// shuzizhong
module shuzizhong(
    input wire clk1,         
    input wire reset,        
    input wire ah1,          
    input wire am1,          
    input wire alarm1,       
    input wire en,           
    input wire naozhong,     
    output wire [0:6] shi,       
    output wire [0:6] ge,        
    output wire [0:6] min_shi,   
    output wire [0:6] min_ge,    
    output wire [0:6] sec_shi,   
    output wire [0:6] sec_ge,    
    output wire daodian,     
    output wire audio        
);
clock: 10.7 ns
lec_check: 0
abc_area: 1
cap_margin: 20
core_margin: 2
core_utilization: 70
cts_cluster_diameter: 196
cts_cluster_size: 39
setup_slack_margin: -0.4
slew_margin: 20
run.sh (not shown) runs the stock make flow with config.mk's settings and CLKGATE_MAP_FILE=.
The starting point completed, yet does not pass: negative setup slack.
Then changed:
CTS_CLUSTER_DIAMETER = 195   (was 196)
CTS_CLUSTER_SIZE = 15   (was 39)
SETUP_SLACK_MARGIN = unset   (was -0.4)
Effect: The changed run completed, yet does not pass: negative setup slack. Synthesized area stays the same. Flip-flop count does not change. Setup slack degrades by 360 ps.
Then changed:
CTS_CLUSTER_SIZE = 72   (was 15)
HOLD_SLACK_MARGIN = 0.29   (was unset)
SETUP_SLACK_MARGIN = 2.41   (was unset)
Effect: The changed run failed in global routing. Die size stays the same. Synthesized cell count stays the same. Synthesized area is unchanged.
Then changed:
CORE_UTILIZATION = 69   (was 70)
CTS_CLUSTER_DIAMETER = unset   (was 195)
CTS_CLUSTER_SIZE = unset   (was 72)
HOLD_SLACK_MARGIN = unset   (was 0.29)
SETUP_SLACK_MARGIN = unset   (was 2.41)
clock period = 29.8 ns   (was 10.7 ns; I/O delays follow)
=> Now the flow finished with timing, DRC and antenna clean; area after synthesis stays the same; synthesized cell count does not change; die size grows slightly.

========
Starting RTL as in the previous note.
export LEC_CHECK = 0
export ABC_AREA = 1
export CAP_MARGIN = 20
export CORE_MARGIN = 2
export CORE_UTILIZATION = 70
export CTS_CLUSTER_DIAMETER = 196
export SLEW_MARGIN = 20
create_clock -name core_clock -period 10.7 [get_ports {clk1}]
The first run completed, yet does not pass: negative setup slack.
==> next run, changes <==
CAP_MARGIN = 40   (was 20)
CELL_PAD_IN_SITES_DETAIL_PLACEMENT = 0   (was unset)
CTS_CLUSTER_DIAMETER = 231   (was 196)
CTS_CLUSTER_SIZE = 15   (was unset)
HOLD_SLACK_MARGIN = 0.03   (was unset)
MAX_ROUTING_LAYER = met4   (was unset)
SETUP_SLACK_MARGIN = 2.8   (was unset)
=> This time the run died in 5_1_grt (GRT-0116). Area after synthesis is unchanged. Die area stays the same. Synthesized cell count is unchanged.
==> next run, changes <==
CAP_MARGIN = 20   (was 40)
CELL_PAD_IN_SITES_DETAIL_PLACEMENT = unset   (was 0)
CTS_CLUSTER_DIAMETER = 196   (was 231)
CTS_CLUSTER_SIZE = 39   (was 15)
HOLD_SLACK_MARGIN = 0.3   (was 0.03)
MAX_ROUTING_LAYER = unset   (was met4)
SETUP_SLACK_MARGIN = 2.52   (was 2.8)
Outcome:
- This time the run ended with an error in 4_1_cts
- die area is unchanged
- synthesized cell count is unchanged
- area after synthesis stays the same

========
Starting RTL as in the previous note.
export LEC_CHECK = 0
export ABC_AREA = 1
export CAP_MARGIN = 20
export CORE_ASPECT_RATIO = 0.69
export CORE_MARGIN = 2
export CORE_UTILIZATION = 72
export CTS_CLUSTER_DIAMETER = 387
export CTS_CLUSTER_SIZE = 95
export PLACE_DENSITY = 0.4
export SLEW_MARGIN = 20
export TNS_END_PERCENT = 10
create_clock -name core_clock -period 11.2 [get_ports {clk1}]
The baseline finished but failed the layout checks on setup timing.
Change:
==> flow/config.mk (replaced) <==
export PLATFORM = sky130hd
export DESIGN_NAME = shuzizhong
export DESIGN_NICKNAME = shuzizhong
export VERILOG_FILES = /design/flow/design.v
export SDC_FILE = /design/flow/constraint.sdc
export NUM_CORES = 4
export LEC_CHECK = 0
export CAP_MARGIN = 20
export CORE_MARGIN = 2
export CORE_UTILIZATION = 60
export SLEW_MARGIN = 20
==> flow/constraint.sdc (replaced) <==
create_clock -name core_clock -period 13.2 [get_ports {clk1}]
set_input_delay 2.6400 -clock core_clock [delete_from_list [all_inputs] [get_ports {clk1}]]
set_output_delay 2.6400 -clock core_clock [all_outputs]
set_load 0.01 [all_outputs]
The changed run finished with setup timing left.
Cell count falls by 12%.
Wire length came out lower by 25%.
Die area went up by 16%.
Clock power decreases by 11%.
First-iteration DRC count decreases by 58%.
Global-route usage drops by 7.0 points.
Synthesized area drops by 3.0%.
Non-clock buffer count climbs by 111.
Maximum frequency shrinks by 11%.

========
shuzizhong again, from the RTL that the note above started with.
Settings: LEC_CHECK=0, ABC_AREA=1, CAP_MARGIN=20, CORE_MARGIN=2, CORE_UTILIZATION=65, CTS_CLUSTER_DIAMETER=205, PLACE_DENSITY=0.35, SLEW_MARGIN=20; clock period 12.3 ns.
The starting point ran to the end with no violations.
Change:
--- a/flow/config.mk
+++ b/flow/config.mk
@@ -6,9 +6,6 @@
 export NUM_CORES = 4
 export LEC_CHECK = 0
-export ABC_AREA = 1
 export CAP_MARGIN = 20
 export CORE_MARGIN = 2
-export CORE_UTILIZATION = 65
-export CTS_CLUSTER_DIAMETER = 205
-export PLACE_DENSITY = 0.35
+export CORE_UTILIZATION = 57
 export SLEW_MARGIN = 20
==> flow/constraint.sdc (replaced) <==
create_clock -name core_clock -period 12.7 [get_ports {clk1}]
set_input_delay 2.5400 -clock core_clock [delete_from_list [all_inputs] [get_ports {clk1}]]
set_output_delay 2.5400 -clock core_clock [all_outputs]
set_load 0.01 [all_outputs]
Now the flow finished but failed the layout checks on setup timing.
Sequential power goes down by 4.0%.
Sequential cell count is unchanged.
Clock power goes up by about 3%.
Hold slack is better by 0.011 ns.
Register-to-register slack is worse by 1.8 ns.
Change:
--- a/flow/config.mk
+++ b/flow/config.mk
@@ -6,6 +6,10 @@
 export NUM_CORES = 4
 export LEC_CHECK = 0
+export ABC_AREA = 1
 export CAP_MARGIN = 20
 export CORE_MARGIN = 2
-export CORE_UTILIZATION = 57
+export CORE_UTILIZATION = 68
+export CTS_CLUSTER_DIAMETER = 367
+export CTS_CLUSTER_SIZE = 99
+export SETUP_SLACK_MARGIN = 3.1
 export SLEW_MARGIN = 20
What happened: This time the run failed in global routing (GRT-0232); die area goes down by 13%; synthesized area goes up by 3.1%; synthesized cell count goes up by 25%.
Change:
--- a/flow/config.mk
+++ b/flow/config.mk
@@ -9,7 +9,4 @@
 export CAP_MARGIN = 20
 export CORE_MARGIN = 2
-export CORE_UTILIZATION = 68
-export CTS_CLUSTER_DIAMETER = 367
-export CTS_CLUSTER_SIZE = 99
-export SETUP_SLACK_MARGIN = 3.1
+export CORE_UTILIZATION = 70
 export SLEW_MARGIN = 20
==> flow/constraint.sdc (replaced) <==
create_clock -name core_clock -period 13.8 [get_ports {clk1}]
set_input_delay 2.7600 -clock core_clock [delete_from_list [all_inputs] [get_ports {clk1}]]
set_output_delay 2.7600 -clock core_clock [all_outputs]
set_load 0.01 [all_outputs]
Outcome: Now the flow went through all stages and came out clean; synthesized area is unchanged; synthesized cell count stays the same; die size went down by 2.8%.
Change:
--- a/flow/config.mk
+++ b/flow/config.mk
@@ -10,3 +10,4 @@
 export CORE_MARGIN = 2
 export CORE_UTILIZATION = 70
+export CTS_CLUSTER_DIAMETER = 201
 export SLEW_MARGIN = 20
==> flow/constraint.sdc (replaced) <==
create_clock -name core_clock -period 10.7 [get_ports {clk1}]
set_input_delay 2.1400 -clock core_clock [delete_from_list [all_inputs] [get_ports {clk1}]]
set_output_delay 2.1400 -clock core_clock [all_outputs]
set_load 0.01 [all_outputs]
Outcome: With this change the flow completed and failed the layout checks on setup timing; utilization climbs by 12 points; clock skew stays flat; die size stays the same; area after synthesis stays the same; register-to-register slack degrades by 2.3 ns; wire length climbs by 42%; count of clock-buffer cells in the layout stays the same; final cell count climbs by 8.3%.

========
Starting RTL as in the previous note.
clock: 10.5 ns
lec_check: 0
abc_area: 1
cap_margin: 20
core_margin: 2
core_utilization: 68
cts_cluster_diameter: 367
cts_cluster_size: 99
slew_margin: 20
The first run produced a layout that fails on negative setup slack.
Change:
Settings changed: CTS_CLUSTER_DIAMETER 367 to 201, CTS_CLUSTER_SIZE 99 to not set.
Clock period 10.5 ns to 13.2 ns, I/O delays scaled along.
The changed run ran to the end with no violations.
Wire length shrinks by a quarter to a third.
Clock-buffer cell count rises by 2.
Clock skew falls by 0.0093 ns.
Setup slack improved by 2.2 ns.
Die area is unchanged.
Design area goes down by about a fifth.
Synthesized cell count stays the same.
Power is lower by about a fifth.
Change:
Settings changed: ABC_AREA 1 to not set, CORE_UTILIZATION 68 to 65, CTS_CLUSTER_DIAMETER 201 to not set.
Clock period 13.2 ns to 17.0 ns, I/O delays scaled along.
What happened: The new run completed without violations. Total power shrinks by well over a third. Routed wire length shrinks by a few percent. Count of clock-buffer cells in the layout does not change. Area after synthesis shrinks by a few percent. Worst setup slack improved by 0.28 ns. Final area shrinks by a few percent. Die size grows slightly. First-iteration DRC count shrinks by a few percent. Combinational power shrinks by well over a third. Sequential power shrinks by a quarter to a third. Clock skew grows by 0.0034 ns.
Change:
Settings changed: CORE_UTILIZATION 65 to 40.
Clock period 17.0 ns to 25.0 ns, I/O delays scaled along.
After rerunning: Register-to-register slack improves by 5.1 ns. Worst setup slack is better by 5.1 ns. Die size is higher by 61%. Worst hold slack gets worse by 0.0032 ns. Final cell count is higher by 7.1%. Global-route usage fell by 11 points. Sequential share of layout area is about the same. Total power decreases by 31%. Count of clock-buffer cells in the layout fell by 2. Routed wire length goes down by 0.54%.

========
## job 3286
Starting RTL as in the previous note.
Design shuzizhong, start of the top module:
module shuzizhong(
    input wire clk1,         
    input wire reset,        
    input wire ah1,          
    input wire am1,          
    input wire alarm1,       
    input wire en,           
    input wire naozhong,     
    output wire [0:6] shi,       
    output wire [0:6] ge,        
    output wire [0:6] min_shi,   
    output wire [0:6] min_ge,    
    output wire [0:6] sec_shi,   
    output wire [0:6] sec_ge,    
    output wire daodian,     
    output wire audio        
);
    wire tick;               
    wire [7:0] bb, miao1, fen1, shi1, nao_fen, nao_shi, set1;
    wire cout10, cout_miao, cout_fen, ring;
    wire [7:0] y_shi, y_fen, y_miao;
    wire [9:0] out, fen, miao;
    fp10 a(.clk_in(clk1), .reset(reset), .tick(tick));
    reg ah_s, ah, am_s, am, alarm_s, alarm;
    always @(posedge clk1 or posedge reset) begin
        if (reset) begin
            ah_s <= 1; ah <= 1;
            am_s <= 1; am <= 1;
            alarm_s <= 0; alarm <= 0;
        end else if (tick) begin
            ah_s <= ah1; ah <= ah_s;
            am_s <= am1; am <= am_s;
            alarm_s <= alarm1; alarm <= alarm_s;
        end
    end
    wire ah_fall = tick && ah && ~ah_s;
    wire am_fall = tick && am && ~am_s;
  ...
Settings: LEC_CHECK=0, ABC_AREA=1, CAP_MARGIN=20, CORE_MARGIN=2, CORE_UTILIZATION=65, CTS_CLUSTER_DIAMETER=227, PLACE_DENSITY=0.35, SLEW_MARGIN=20; clock period 12.3 ns.
Job 3286 completed end to end with timing, DRC and antenna clean.
The following lists how job 5275 was set up differently from job 3286:
- a deleted CTS_CLUSTER_DIAMETER that had been 227
- a change of CORE_UTILIZATION from 65 to 72
- an added SETUP_SLACK_MARGIN of 3.63
[summary]
- Job 5275 got as far as global routing, where a tool error ended the run.
- Maximum root-to-sink buffer count: job 5275 vs job 3286 identical
- When job 5275 is set beside job 3286, its number of gates resized after cts turns out to be 340 larger.
- Number of cells in the design after placement (job 5275 over job 3286): decrease, 65
- Taking job 3286 as the reference point, the horizontal die dimension of job 5275 falls by 7.7 um.
- Job 5275 vs job 3286: worst setup slack after placement up
- When the final numbers for job 3286 and job 5275 were put side by side, the half-perimeter wire length of the detailed placement result turned out to be greater in job 5275.
- Job 5275 against job 3286: instance area after placement picked up an extra 3.9%, die boundary height went down.
What job 427 does differently from job 5275 at the input level:
- ABC_AREA: 1 -> unset
- PLACE_DENSITY: 0.35 -> unset
- CORE_UTILIZATION: 72 -> 24
- SETUP_SLACK_MARGIN: 3.63 -> unset
- the clock period (ns, I/O delays scaled along): 12.3 -> 19.3
==> results <==
Job 427 completed every stage of the flow, and the final layout passed the timing, DRC and antenna checks.
Delta (job 427 minus job 5275): vertical die dimension grew by 100 um; count of buffers added by post-CTS timing repair for setup shrank by 184; post-synth net total shrank by 19%; synthesized area shrank by 460 um^2; instance area after placement shrank by about 4%.
Job 427 vs job 5275 — last weighted congestion value of the routability-driven placer dropped about 8%.
Core footprint, job 427 and job 5275, higher one = job 427.
Area figure in the yosys stat output of job 427 falls short of that of job 5275 by a few percent.

========
Setup of the reference run:
Starting RTL as in the previous note.
export LEC_CHECK = 0
export CAP_MARGIN = 35
export CELL_PAD_IN_SITES_DETAIL_PLACEMENT = 2
export CELL_PAD_IN_SITES_GLOBAL_PLACEMENT = 2
export CORE_MARGIN = 2
export CORE_UTILIZATION = 49
export CTS_CLUSTER_DIAMETER = 394
export CTS_CLUSTER_SIZE = 25
export GPL_TIMING_DRIVEN = 1
export SLEW_MARGIN = 10
export TNS_END_PERCENT = 10
create_clock -name core_clock -period 22.4 [get_ports {clk1}]
What ended the reference run was a tool error in detailed placement; the run never finished.
Relative to the reference run, the following input files were edited for the trial run:
- GPL_TIMING_DRIVEN removed (was 1)
- CTS_CLUSTER_SIZE removed (was 25)
- CTS_CLUSTER_DIAMETER removed (was 394)
- CELL_PAD_IN_SITES_DETAIL_PLACEMENT removed (was 2)
- ABC_AREA newly set to 1
- SLEW_MARGIN changed from 10 to 20
- TNS_END_PERCENT removed (was 10)
- CORE_UTILIZATION changed from 49 to 65
- CAP_MARGIN changed from 35 to 20
- CELL_PAD_IN_SITES_GLOBAL_PLACEMENT removed (was 2)
- the clock period (ns, I/O delays scaled along) changed from 22.4 to 12.3
--- outcome ---
- What ended the reference run was a tool error in detailed placement; the run never finished.
- The trial run closes out successfully: all stages finished, all timing, DRC and antenna checks passed.
- On the trial run: die size is about 22% lower than what the reference run gave.
- Synthesized area (the trial run over the reference run): increase, 460 um^2
- Against the reference run, the trial run reports a post-synthesis chip area from yosys that is higher.
- Synthesized cell count for the trial run: about 25% up relative to the reference run

========
Starting RTL as in the previous note.
export LEC_CHECK = 0
export ABC_AREA = 1
export CAP_MARGIN = 30
export CELL_PAD_IN_SITES_DETAIL_PLACEMENT = 0
export CORE_MARGIN = 3
export CORE_UTILIZATION = 66
export HOLD_SLACK_MARGIN = 0.03
export MAX_ROUTING_LAYER = met5
export SLEW_MARGIN = 20
create_clock -name core_clock -period 12.8 [get_ports {clk1}]
Change:
Settings changed: ABC_AREA 1 to not set, CORE_UTILIZATION 66 to 18, CTS_CLUSTER_DIAMETER set to 397, CTS_CLUSTER_SIZE set to 98, PLACE_DENSITY_LB_ADDON set to 0.1.
Clock period 12.8 ns to 33.0 ns, I/O delays scaled along.
After rerunning:
- clock skew came out higher by 0.0099 ns
- final area came out lower slightly
- non-clock buffer count came out lower by 46
- clock-buffer cell count came out higher by 3
- power came out lower by well over a third
Change:
Settings changed: ABC_AREA set to 1, CORE_MARGIN 3 to 2, CORE_UTILIZATION 18 to 66, CTS_CLUSTER_DIAMETER 397 to not set, CTS_CLUSTER_SIZE 98 to not set, PLACE_DENSITY_LB_ADDON 0.1 to not set, SETUP_SLACK_MARGIN set to -0.45.
Clock period 33.0 ns to 10.7 ns, I/O delays scaled along.
After rerunning:
- The changed run ran to the end with violations: negative setup slack
- wire length climbs by 2.2%
- core utilization climbs by 64 points
- sequential power climbs to 3.1 times its value
- via count climbs by 25%
- die area drops by 72%
- power climbs to 4.2 times its value
- global-route usage climbs by 23 points
- hold slack barely changes
- first-iteration DRC count climbs by 130%
Change:
Settings changed: CAP_MARGIN 30 to 20, CELL_PAD_IN_SITES_DETAIL_PLACEMENT 0 to not set, CORE_UTILIZATION 66 to 72, CTS_CLUSTER_DIAMETER set to 201, HOLD_SLACK_MARGIN 0.03 to 0.29, MAX_ROUTING_LAYER met5 to not set, PLACE_DENSITY set to 0.66, SETUP_SLACK_MARGIN -0.45 to 0.77.
What happened: This time the run aborted during 5_1_grt, error GRT-0232. Synthesized area does not change. Die size goes down by 8.1%. Synthesized cell count is unchanged.
Change:
Settings changed: CAP_MARGIN 20 to 30, CELL_PAD_IN_SITES_DETAIL_PLACEMENT set to 0, CORE_UTILIZATION 72 to 66, CTS_CLUSTER_DIAMETER 201 to not set, HOLD_SLACK_MARGIN 0.29 to 0.03, MAX_ROUTING_LAYER set to met4, PLACE_DENSITY 0.66 to not set, SETUP_SLACK_MARGIN 0.77 to not set.
Effect: The new run finished but fails on negative setup slack. Synthesized cell count is unchanged. Die size rose by 8.8%. Synthesized area is unchanged.
Power figures rest on the tool's default switching activity, not on a simulated workload.
